==> flow/design.v <==
`timescale 1ns / 1ps
module CompareAndShift32Bit (
    input [7:0] exp_a,
    input [7:0] exp_b,
    input [23:0] man_a,
    input [23:0] man_b,
    output reg [23:0] al_man_a,
    output reg [23:0] al_man_b,
    output reg [7:0] shift
);
    always @(*) begin
        if (exp_a > exp_b) begin
            shift = exp_a - exp_b;
            al_man_a = man_a;
            al_man_b = man_b >> shift;
        end else begin
            shift = exp_b - exp_a;
            al_man_a = man_a >> shift;
            al_man_b = man_b;
        end
    end
endmodule
`timescale 1ns / 1ps
module Addition32Bit (
    input sign_a,
    input sign_b,
    input [23:0] a,b,
    output reg [24:0] res,
    output reg sign_res
    );
    always @(*) begin
        if (sign_a == sign_b) begin
            sign_res = sign_a;   
            res = a+b;
        end
        else if (a >= b) begin
            res = a - b;
            sign_res = sign_a;
        end
        else begin
            res = b - a;
            sign_res = sign_b;
        end
    end
endmodule	
`timescale 1ns / 1ps
module Normalization32Bit (
    input [24:0] res,
    input [7:0] exp_base,
    output reg [23:0] man_res,
    output reg [7:0] exp_res,
    output reg overflow
);
    reg [24:0] normalized_result;
    integer i;
    always @(*) begin
        normalized_result = res;
        exp_res = exp_base;
        if (normalized_result[24]) begin
            normalized_result = normalized_result >> 1;
            exp_res = exp_base + 1;
        end else begin
            for (i = 0; i < 24; i = i + 1) begin
                if (normalized_result[23] == 0 && exp_res > 0) begin
                    normalized_result = normalized_result << 1;
                    exp_res = exp_res - 1;
                end
            end
            if (normalized_result == 25'b0)
                exp_res = 8'b0;
        end
        man_res = normalized_result[23:0];
        overflow = (exp_res >= 8'b11111111);
    end
endmodule
`timescale 1ns / 1ps
module adder_32bit(
    input clk,
    input rst,
    input [31:0] i_a,
    input [31:0] i_b,
    input i_vld,
    output reg [31:0] o_res,
    output reg o_res_vld,
    output reg overflow
);
wire [7:0] shift;
wire [23:0] al_man_a, al_man_b;
wire sign_a, sign_b, sign_res;
wire [7:0] exp_a, exp_b, exp_res;
wire [23:0] man_a, man_b, man_res;
wire [24:0] res;
wire operation_overflow;
assign sign_a = i_a[31];
assign sign_b = i_b[31];
assign exp_a = i_a[30:23];
assign exp_b = i_b[30:23];
assign man_a = (exp_a == 8'b0) ? {1'b0, i_a[22:0]} : {1'b1, i_a[22:0]};  
assign man_b = (exp_b == 8'b0) ? {1'b0, i_b[22:0]} : {1'b1, i_b[22:0]};
wire is_nan_a = ((exp_a == 8'b11111111) && (man_a[22:0] != 0));  
wire is_nan_b = ((exp_b == 8'b11111111) && (man_b[22:0] != 0));
wire is_inf_a = ((exp_a == 8'b11111111) && (man_a[22:0] == 0));
wire is_inf_b = ((exp_b == 8'b11111111) && (man_b[22:0] == 0));
wire is_zero_a = ((i_a[30:0] == 0));  
wire is_zero_b = ((i_b[30:0] == 0));
CompareAndShift32Bit u_CompareAndShift32Bit (
    .exp_a(exp_a),           
    .exp_b(exp_b),           
    .man_a(man_a),           
    .man_b(man_b),           
    .al_man_a(al_man_a),     
    .al_man_b(al_man_b),     
    .shift(shift)            
);
Addition32Bit u_Addition32Bit (
    .sign_a(sign_a),         
    .sign_b(sign_b),         
    .a(al_man_a),            
    .b(al_man_b),            
    .res(res),               
    .sign_res(sign_res)      
);
Normalization32Bit u_Normalization32Bit (
    .res(res),                                   
    .exp_base((exp_a > exp_b) ? exp_a : exp_b),  
    .man_res(man_res),                           
    .exp_res(exp_res),                           
    .overflow(operation_overflow)                
);
always @(posedge clk or posedge rst) begin
    if (rst) begin
        o_res <= 32'b0;
        o_res_vld <= 1'b0;
        overflow <= 1'b0;
    end else if (i_vld) begin
        if (is_nan_a || is_nan_b || (is_inf_a && is_inf_b && (sign_a != sign_b))) begin
            o_res <= 32'h7FC00000;  
            overflow <= 1'b1;
        end 
        else if (is_inf_a || is_inf_b) begin
            o_res <= is_inf_a ? i_a : i_b;  
            overflow <= 1'b1;
        end 
        else if (is_zero_a && is_zero_b) begin
            o_res <= 32'b0;  
            overflow <= 1'b0;
        end 
        else begin
        o_res <= {sign_res, exp_res, man_res[22:0]};
        o_res_vld <= 1'b1;
        overflow <= operation_overflow;
        end
        o_res_vld <= 1'b1;
    end else begin
        o_res_vld <= 1'b0;
    end
end
endmodule
==> flow/config.mk <==
export PLATFORM = sky130hd
export DESIGN_NAME = adder_32bit
export DESIGN_NICKNAME = adder_32bit
export VERILOG_FILES = /design/flow/design.v
export SDC_FILE = /design/flow/constraint.sdc
export NUM_CORES = 4
export LEC_CHECK = 0
export CAP_MARGIN = 20
export CORE_MARGIN = 2
export CORE_UTILIZATION = 65
export HOLD_SLACK_MARGIN = -0.1
export MAX_ROUTING_LAYER = met4
export SLEW_MARGIN = 20
==> flow/constraint.sdc <==
create_clock -name core_clock -period 36.2 [get_ports {clk}]
set_input_delay 7.2400 -clock core_clock [delete_from_list [all_inputs] [get_ports {clk}]]
set_output_delay 7.2400 -clock core_clock [all_outputs]
set_load 0.01 [all_outputs]
run.sh (not shown) runs the stock make flow with config.mk's settings and CLKGATE_MAP_FILE=.
The first run ran to the end with violations: max-capacitance violations, max-slew violations, negative setup slack.
Edit:
Settings changed: CORE_UTILIZATION 65 to 56, HOLD_SLACK_MARGIN -0.1 to default, MAX_ROUTING_LAYER met4 to default.
Clock period 36.2 ns to 13.6 ns, I/O delays scaled along.
Result:
- Now the flow failed in 5_1_grt with GRT-0232
- synthesized area is unchanged
- synthesized cell count stays the same
- die area is higher by 16%

* * *

Starts from the design.v that is shown in full above.
make LEC_CHECK=0 CAP_MARGIN=20 CORE_MARGIN=2 CORE_UTILIZATION=12 SLEW_MARGIN=20 finish   # period 41.5 ns
The starting point completed with no timing, DRC or antenna violations.
Then changed:
--- a/flow/config.mk
+++ b/flow/config.mk
@@ -10 +10 @@
-export CORE_UTILIZATION = 12
+export CORE_UTILIZATION = 52
Result:
- The new run completed with no timing, DRC or antenna violations
- count of clock-buffer cells in the layout stays the same
- clock skew does not change
- maximum frequency stays flat
- cell count is lower by 31%
Then changed:
--- a/flow/config.mk
+++ b/flow/config.mk
@@ -10 +10,2 @@
-export CORE_UTILIZATION = 52
+export CORE_UTILIZATION = 72
+export HOLD_SLACK_MARGIN = 0.29
==> flow/constraint.sdc (replaced) <==
create_clock -name core_clock -period 25.6 [get_ports {clk}]
set_input_delay 5.1200 -clock core_clock [delete_from_list [all_inputs] [get_ports {clk}]]
set_output_delay 5.1200 -clock core_clock [all_outputs]
set_load 0.01 [all_outputs]
Now the flow did not get past detailed placement with DPL-0038.
Synthesized cell count is unchanged.
Die size goes down by 27%.
Synthesized area does not change.
Then changed:
--- a/flow/config.mk
+++ b/flow/config.mk
@@ -10,2 +10 @@
-export CORE_UTILIZATION = 72
-export HOLD_SLACK_MARGIN = 0.29
+export CORE_UTILIZATION = 22
==> flow/constraint.sdc (replaced) <==
create_clock -name core_clock -period 39.1 [get_ports {clk}]
set_input_delay 7.8200 -clock core_clock [delete_from_list [all_inputs] [get_ports {clk}]]
set_output_delay 7.8200 -clock core_clock [all_outputs]
set_load 0.01 [all_outputs]
What happened: Now the flow passed the timing, DRC and antenna checks; area after synthesis does not change; die size goes up to 3.2 times its value; synthesized cell count does not change.

* * *

// adder_32bit: RTL as listed in full above, without the edits since
clock: 27.8 ns
lec_check: 0
cap_margin: 20
core_margin: 2
core_utilization: 58
setup_slack_margin: -2.0
slew_margin: 20
The baseline stopped in 5_1_grt, error GRT-0116.
Edit:
Settings changed: CORE_UTILIZATION 58 to 66, CTS_CLUSTER_SIZE set to 90, HOLD_SLACK_MARGIN set to -0.09.
Clock period 27.8 ns to 37.2 ns, I/O delays scaled along.
Outcome: The new run produced a layout that fails on setup timing. Area after synthesis is unchanged. Die area drops by 12%. Synthesized cell count stays the same.
Edit:
Settings changed: CORE_UTILIZATION 66 to 58, CTS_CLUSTER_SIZE 90 to not set, SETUP_SLACK_MARGIN -2.0 to not set.
Now the flow ran to the end with no violations. Sequential cell count does not change. Synthesized cell count stays the same. Count of clock-buffer cells in the layout went up by 2. Via count went down by 0.46%. Die size goes up by about 14%. Routed wire length is higher by 4.2%. Utilization falls by 5.4 points. Synthesized area does not change. Clock skew does not change.
Edit:
Settings changed: CORE_UTILIZATION 58 to 40, HOLD_SLACK_MARGIN -0.09 to not set.
Clock period 37.2 ns to 39.1 ns, I/O delays scaled along.
Cell area falls by 4.8%.
Via count shrinks by 7.9%.
Count of clock-buffer cells in the layout falls by 1.
First-iteration DRC count came out lower by 33%.
Final cell count grows by 2.0%.
Non-clock buffer count came out lower by 150.
Clock skew is unchanged.

* * *

// adder_32bit: RTL as listed in full above, without the edits since
export LEC_CHECK = 0
export CAP_MARGIN = 20
export CELL_PAD_IN_SITES_GLOBAL_PLACEMENT = 0
export CORE_ASPECT_RATIO = 1.34
export CORE_MARGIN = 7
export CORE_UTILIZATION = 46
export CTS_CLUSTER_SIZE = 10
export GPL_ROUTABILITY_DRIVEN = 0
export HOLD_SLACK_MARGIN = -0.0
export MIN_ROUTING_LAYER = met1
export PLACE_DENSITY_LB_ADDON = 0.23
export SLEW_MARGIN = 15
export TNS_END_PERCENT = 10
create_clock -name core_clock -period 44.3 [get_ports {clk}]
Edit:
- ABC_AREA: unset -> 1
- CELL_PAD_IN_SITES_GLOBAL_PLACEMENT: 0 -> 1
- CORE_MARGIN: 7 -> 2
- CORE_UTILIZATION: 46 -> 55
- CTS_CLUSTER_SIZE: 10 -> 87
- HOLD_SLACK_MARGIN: -0.0 -> 0.3
- SETUP_SLACK_MARGIN: unset -> 5.0
- TNS_END_PERCENT: 10 -> unset
- clock period: 44.3 -> 22.8 ns (I/O delays scaled with it)
After rerunning: The new run ended with an error in 5_1_grt, error GRT-0232. Synthesized cell count increases by a quarter to a third. Die area decreases by roughly a tenth. Synthesized area increases by about a fifth.
Edit:
- ABC_AREA: 1 -> unset
- CORE_UTILIZATION: 55 -> 51
- CTS_CLUSTER_SIZE: 87 -> unset
- HOLD_SLACK_MARGIN: 0.3 -> 0.29
- PLACE_DENSITY: unset -> 0.44
- PLACE_DENSITY_LB_ADDON: 0.23 -> unset
- SETUP_SLACK_MARGIN: 5.0 -> unset
- clock period: 22.8 -> 34.3 ns (I/O delays scaled with it)
After rerunning: This time the run finished but failed the layout checks on negative setup slack. Die size came out lower by a little under a tenth. Area after synthesis came out lower by about a fifth. Synthesized cell count came out lower by a quarter to a third.

* * *

// adder_32bit: RTL as listed in full above, without the edits since
Settings: LEC_CHECK=0, ABC_AREA=1, CAP_MARGIN=20, CORE_MARGIN=2, CORE_UTILIZATION=72, CTS_CLUSTER_DIAMETER=48, HOLD_SLACK_MARGIN=0.29, SLEW_MARGIN=20; clock period 13.6 ns.
The starting point failed in detailed placement.
==> next run, changes <==
Settings changed: ABC_AREA 1 to default, CORE_UTILIZATION 72 to 65, CTS_CLUSTER_DIAMETER 48 to default, HOLD_SLACK_MARGIN 0.29 to default.
Clock period 13.6 ns to 27.0 ns, I/O delays scaled along.
Effect: The changed run failed in clock tree synthesis on DPL-0038. Synthesized cell count goes down by 25%. Die area went down by 5.4%. Synthesized area shrinks by 15%.
==> next run, changes <==
Settings changed: CORE_UTILIZATION 65 to 70, HOLD_SLACK_MARGIN from default to -0.1.
Clock period 27.0 ns to 25.6 ns, I/O delays scaled along.
Outcome: The new run failed in detailed placement, error DPL-0038. Die area shrinks by 7.0%. Area after synthesis does not change. Synthesized cell count does not change.
==> next run, changes <==
Settings changed: ABC_AREA from default to 1, CTS_CLUSTER_SIZE from default to 89, MAX_ROUTING_LAYER from default to met4.
Clock period 25.6 ns to 36.2 ns, I/O delays scaled along.
Outcome: The new run completed with no timing, DRC or antenna violations. Synthesized cell count went up by 34%. Die size grows by 17%. Synthesized area came out higher by 17%.

* * *

Starts from the design.v that is shown in full above.
Settings: LEC_CHECK=0, CAP_MARGIN=20, CORE_MARGIN=2, CORE_UTILIZATION=70, CTS_CLUSTER_DIAMETER=147, SLEW_MARGIN=20; clock period 22.2 ns.
The starting point did not get past detailed placement.
Next try:
- CORE_UTILIZATION: 70 -> 40
- CTS_CLUSTER_DIAMETER: 147 -> default
- clock period: 22.2 -> 40.0 ns (I/O delays scaled with it)
The changed run completed without violations. Die area increases by 73%. Synthesized area stays the same. Synthesized cell count stays the same.
Next try:
- ABC_AREA: default -> 1
- CTS_CLUSTER_DIAMETER: default -> 125
- GPL_TIMING_DRIVEN: default -> 0
After rerunning: The new run produced a clean layout. Worst setup slack gets better by 0.90 ns.
Next try:
- ABC_AREA: 1 -> default
- CORE_UTILIZATION: 40 -> 61
- CTS_CLUSTER_DIAMETER: 125 -> default
- GPL_TIMING_DRIVEN: 0 -> default
- clock period: 40.0 -> 57.3 ns (I/O delays scaled with it)
Outcome:
- The changed run passed the timing, DRC and antenna checks
- clock-buffer cell count went up by 1
- non-clock buffer count decreases by 143
- sequential share of layout area goes up by 0.54 points
- synthesized area is lower by 15%
- final area goes down by 16%
- routed wire length falls by 5.4%
- register-to-register slack gets better by 17 ns
- die area goes down by 44%
- utilization went up by 22 points

* * *

Setup of run 1:
RTL: the design.v shown in full above, as it stands there.
Settings: LEC_CHECK=0, CAP_MARGIN=20, CELL_PAD_IN_SITES_GLOBAL_PLACEMENT=0, CORE_ASPECT_RATIO=1.05, CORE_MARGIN=2, CORE_UTILIZATION=68, CTS_CLUSTER_DIAMETER=355, CTS_CLUSTER_SIZE=34, GPL_ROUTABILITY_DRIVEN=0, HOLD_SLACK_MARGIN=-0.0, MIN_ROUTING_LAYER=met1, SLEW_MARGIN=15; clock period 54.5 ns.
Run 1: done, clean on timing, DRC and antenna
Input changes introduced in run 2 (baseline for comparison: run 1):
==> flow/config.mk <==
export PLATFORM = sky130hd
export DESIGN_NAME = adder_32bit
export DESIGN_NICKNAME = adder_32bit
export VERILOG_FILES = /design/flow/design.v
export SDC_FILE = /design/flow/constraint.sdc
export NUM_CORES = 4
export LEC_CHECK = 0
export CAP_MARGIN = 20
export CORE_MARGIN = 2
export CORE_UTILIZATION = 40
export SLEW_MARGIN = 20
==> flow/constraint.sdc <==
create_clock -name core_clock -period 28.0 [get_ports {clk}]
set_input_delay 5.6000 -clock core_clock [delete_from_list [all_inputs] [get_ports {clk}]]
set_output_delay 5.6000 -clock core_clock [all_outputs]
set_load 0.01 [all_outputs]
Run 2 finished all stages; layout check result: FAIL, due to negative setup slack.
Global-route usage (run 2 over run 1): decrease, 12 points
When run 2 is set beside run 1, its detailed-route wire length per cell turns out to be about 14% smaller.
Post-route met1 wirelength (run 2 vs. run 1) increases by more than a quarter
Input changes introduced in run 3 (baseline for comparison: run 2):
-- flow/config.mk --
<<< run 2, line 8
export CAP_MARGIN = 20
export CORE_MARGIN = 2
export CORE_UTILIZATION = 40
export SLEW_MARGIN = 20
>>> run 3, line 8
export CAP_MARGIN = 20
export CORE_MARGIN = 2
export CORE_UTILIZATION = 50
export CTS_CLUSTER_SIZE = 98
export SLEW_MARGIN = 20
==> flow/constraint.sdc <==
create_clock -name core_clock -period 35.4 [get_ports {clk}]
set_input_delay 7.0800 -clock core_clock [delete_from_list [all_inputs] [get_ports {clk}]]
set_output_delay 7.0800 -clock core_clock [all_outputs]
set_load 0.01 [all_outputs]
[summary]
Complete run, failing final checks: run 3, reason negative setup slack.
Summary of run 3 over run 2: cell total after placement dropped 491, final total negative setup slack increased 167.99 ns.
Re maximum number of pins on one net before global-route repair: run 3 is about 33% up on run 2.
Delta (run 3 minus run 2): sequential share of layout area moved up, design area shows a reduction of about 7%.
| wire length | lower: run 2 |
Run 3 reports a lower number of fillers in the final layout than run 2 does.
Count of clock-buffer cells in the layout, run 2 and run 3: larger value in run 3
Compared with run 2, run 3 improves worst setup slack after layout.
